==> inputs of v2 <==
## reflex_core
module reflex_core (
    input wire clk,                   
    input wire rst_n,                 
    input wire signed [15:0] z_pos,   
    input wire signed [15:0] z_vel,   
    input wire signed [15:0] kp_gain,
    input wire signed [15:0] kd_gain,
    input wire signed [15:0] vel_threshold,  
    output reg signed [15:0] u_out,   
    output reg guardian_active        
);
export LEC_CHECK = 0
export ABC_AREA = 1
export CAP_MARGIN = 20
export CELL_PAD_IN_SITES_DETAIL_PLACEMENT = 1
export CORE_ASPECT_RATIO = 1.05
export CORE_MARGIN = 3
export CORE_UTILIZATION = 40
export CTS_CLUSTER_SIZE = 25
export GPL_ROUTABILITY_DRIVEN = 0
export MAX_ROUTING_LAYER = met4
export SETUP_SLACK_MARGIN = 0.97
export SLEW_MARGIN = 35
export TNS_END_PERCENT = 100
create_clock -name core_clock -period 5.22 [get_ports {clk}]
run.sh (not shown) runs the stock make flow with config.mk's settings and CLKGATE_MAP_FILE=.
==> inputs of v8, as changes to v2 <==
==> flow/config.mk (replaced) <==
export PLATFORM = sky130hd
export DESIGN_NAME = reflex_core
export DESIGN_NICKNAME = reflex_core
export VERILOG_FILES = /design/flow/design.v
export SDC_FILE = /design/flow/constraint.sdc
export NUM_CORES = 4
export LEC_CHECK = 0
export CAP_MARGIN = 20
export CORE_MARGIN = 2
export CORE_UTILIZATION = 66
export SETUP_SLACK_MARGIN = 1.58
export SLEW_MARGIN = 20
==> flow/constraint.sdc (replaced) <==
create_clock -name core_clock -period 6.47 [get_ports {clk}]
set_input_delay 1.2940 -clock core_clock [delete_from_list [all_inputs] [get_ports {clk}]]
set_output_delay 1.2940 -clock core_clock [all_outputs]
set_load 0.01 [all_outputs]
==> inputs of v6, as changes to v2 <==
==> flow/config.mk (replaced) <==
export PLATFORM = sky130hd
export DESIGN_NAME = reflex_core
export DESIGN_NICKNAME = reflex_core
export VERILOG_FILES = /design/flow/design.v
export SDC_FILE = /design/flow/constraint.sdc
export NUM_CORES = 4
export LEC_CHECK = 0
export CAP_MARGIN = 20
export CORE_MARGIN = 2
export CORE_UTILIZATION = 40
export SLEW_MARGIN = 20
==> flow/constraint.sdc (replaced) <==
create_clock -name core_clock -period 7.78 [get_ports {clk}]
set_input_delay 1.5560 -clock core_clock [delete_from_list [all_inputs] [get_ports {clk}]]
set_output_delay 1.5560 -clock core_clock [all_outputs]
set_load 0.01 [all_outputs]
==> summary of the runs <==
- In v8 the critical path depth is higher than in v6, by 5.
- Count of clock-buffer cells in the layout is the same in v8 and v6.
- v6 went through all stages and came out clean. v8 finished but failed the layout checks on negative setup slack. v2 stopped in global routing (5_1_grt), error GRT-0232.
- In flip-flop count, v6 and v8 do not differ.
- Sequential share of layout area: v6 is higher than v8 (0.58 points).
- Synthesized cell count: v6 is smaller than v2 (21%).
- Against v6, the worst setup slack of v8 is worse by 0.71 ns.
- Between v6 and v2, the lower synthesized area is in v6 (gap 5.7%, measured against v2).
- Between v6 and v8, the lower via count is in v6 (gap 9.6%, measured against v8).

* * *

==> exp/tundra <==
==> flow/design.v <==
module reflex_core (
    input wire clk,                   
    input wire rst_n,                 
    input wire signed [15:0] z_pos,   
    input wire signed [15:0] z_vel,   
    input wire signed [15:0] kp_gain,
    input wire signed [15:0] kd_gain,
    input wire signed [15:0] vel_threshold,  
    output reg signed [15:0] u_out,   
    output reg guardian_active        
);
    reg signed [31:0] p_term;
    reg signed [31:0] d_term;
    reg signed [31:0] raw_sum;
    localparam signed [15:0] MAX_OUT = 16'd2000;   
    localparam signed [15:0] MIN_OUT = -16'd2000;  
    always @(posedge clk or negedge rst_n) begin
        if (!rst_n) begin
            u_out <= 16'd0;
            guardian_active <= 1'b0;
            p_term <= 32'd0;
            d_term <= 32'd0;
        end else begin
            if (($signed(z_vel) > $signed(vel_threshold)) || 
                ($signed(z_vel) < -$signed(vel_threshold))) begin
                guardian_active <= 1'b1;
                d_term <= z_vel * (kd_gain <<< 1); 
            end else begin
                guardian_active <= 1'b0;
                d_term <= z_vel * kd_gain;
            end
            p_term <= z_pos * kp_gain;  
            raw_sum = -(p_term + d_term); 
            if (raw_sum > MAX_OUT) 
                u_out <= MAX_OUT;
            else if (raw_sum < MIN_OUT) 
                u_out <= MIN_OUT;
            else
                u_out <= raw_sum[15:0];  
        end
    end
endmodule
==> flow/run.sh <==
#!/bin/bash
# the make line also repeats each setting of config.mk as NAME=value (left out here)
make -C /OpenROAD-flow-scripts/flow DESIGN_CONFIG=/design/flow/config.mk WORK_HOME=/design/flow/orfs CLKGATE_MAP_FILE= finish
==> flow/config.mk <==
export PLATFORM = sky130hd
export DESIGN_NAME = reflex_core
export DESIGN_NICKNAME = reflex_core
export VERILOG_FILES = /design/flow/design.v
export SDC_FILE = /design/flow/constraint.sdc
export NUM_CORES = 4
export LEC_CHECK = 0
export CAP_MARGIN = 20
export CORE_MARGIN = 2
export CORE_UTILIZATION = 72
export CTS_CLUSTER_DIAMETER = 354
export CTS_CLUSTER_SIZE = 34
export HOLD_SLACK_MARGIN = -0.09
export PLACE_DENSITY = 0.37
export SETUP_SLACK_MARGIN = -0.48
export SLEW_MARGIN = 35
==> flow/constraint.sdc <==
create_clock -name core_clock -period 6.07 [get_ports {clk}]
set_input_delay 1.2140 -clock core_clock [delete_from_list [all_inputs] [get_ports {clk}]]
set_output_delay 1.2140 -clock core_clock [all_outputs]
set_load 0.01 [all_outputs]
==> exp/pepper (differences from exp/tundra) <==
==> flow/config.mk (replaced) <==
export PLATFORM = sky130hd
export DESIGN_NAME = reflex_core
export DESIGN_NICKNAME = reflex_core
export VERILOG_FILES = /design/flow/design.v
export SDC_FILE = /design/flow/constraint.sdc
export NUM_CORES = 4
export LEC_CHECK = 0
export CAP_MARGIN = 20
export CORE_MARGIN = 10
export CORE_UTILIZATION = 71
export SLEW_MARGIN = 5
export TNS_END_PERCENT = 30
==> flow/constraint.sdc (replaced) <==
create_clock -name core_clock -period 13.1 [get_ports {clk}]
set_input_delay 2.6200 -clock core_clock [delete_from_list [all_inputs] [get_ports {clk}]]
set_output_delay 2.6200 -clock core_clock [all_outputs]
set_load 0.01 [all_outputs]
==> results <==
item	exp/tundra	exp/pepper
Status	finished with violations	timing/DRC/antenna clean
Violated checks	setup timing	-
Routing usage on met1	47.7%	33.8%
Number of violations reported at the end of detailed-routing iteration 0	1706	1182
TritonRoute pass-1 iters	6	5
Number of buffers and inverters on the critical path	7	5
Clock buffers and inverters, area share	0.926%	1.24%
Detail-routed via count per cell	5.90	5.74
Number of gates given a new drive strength after cts	300	0
Die height	194 µm	211 µm
Via total after detailed routing	21800	19300
Slack of the worst reg-to-reg path	1350 ps	8240 ps
Flip-flop and latch share of the layout cell area	6.55%	7.37%
Met2 track demand over resource in global routing	67.3%	51.6%
Chip Area	37500 µm²	44500 µm²
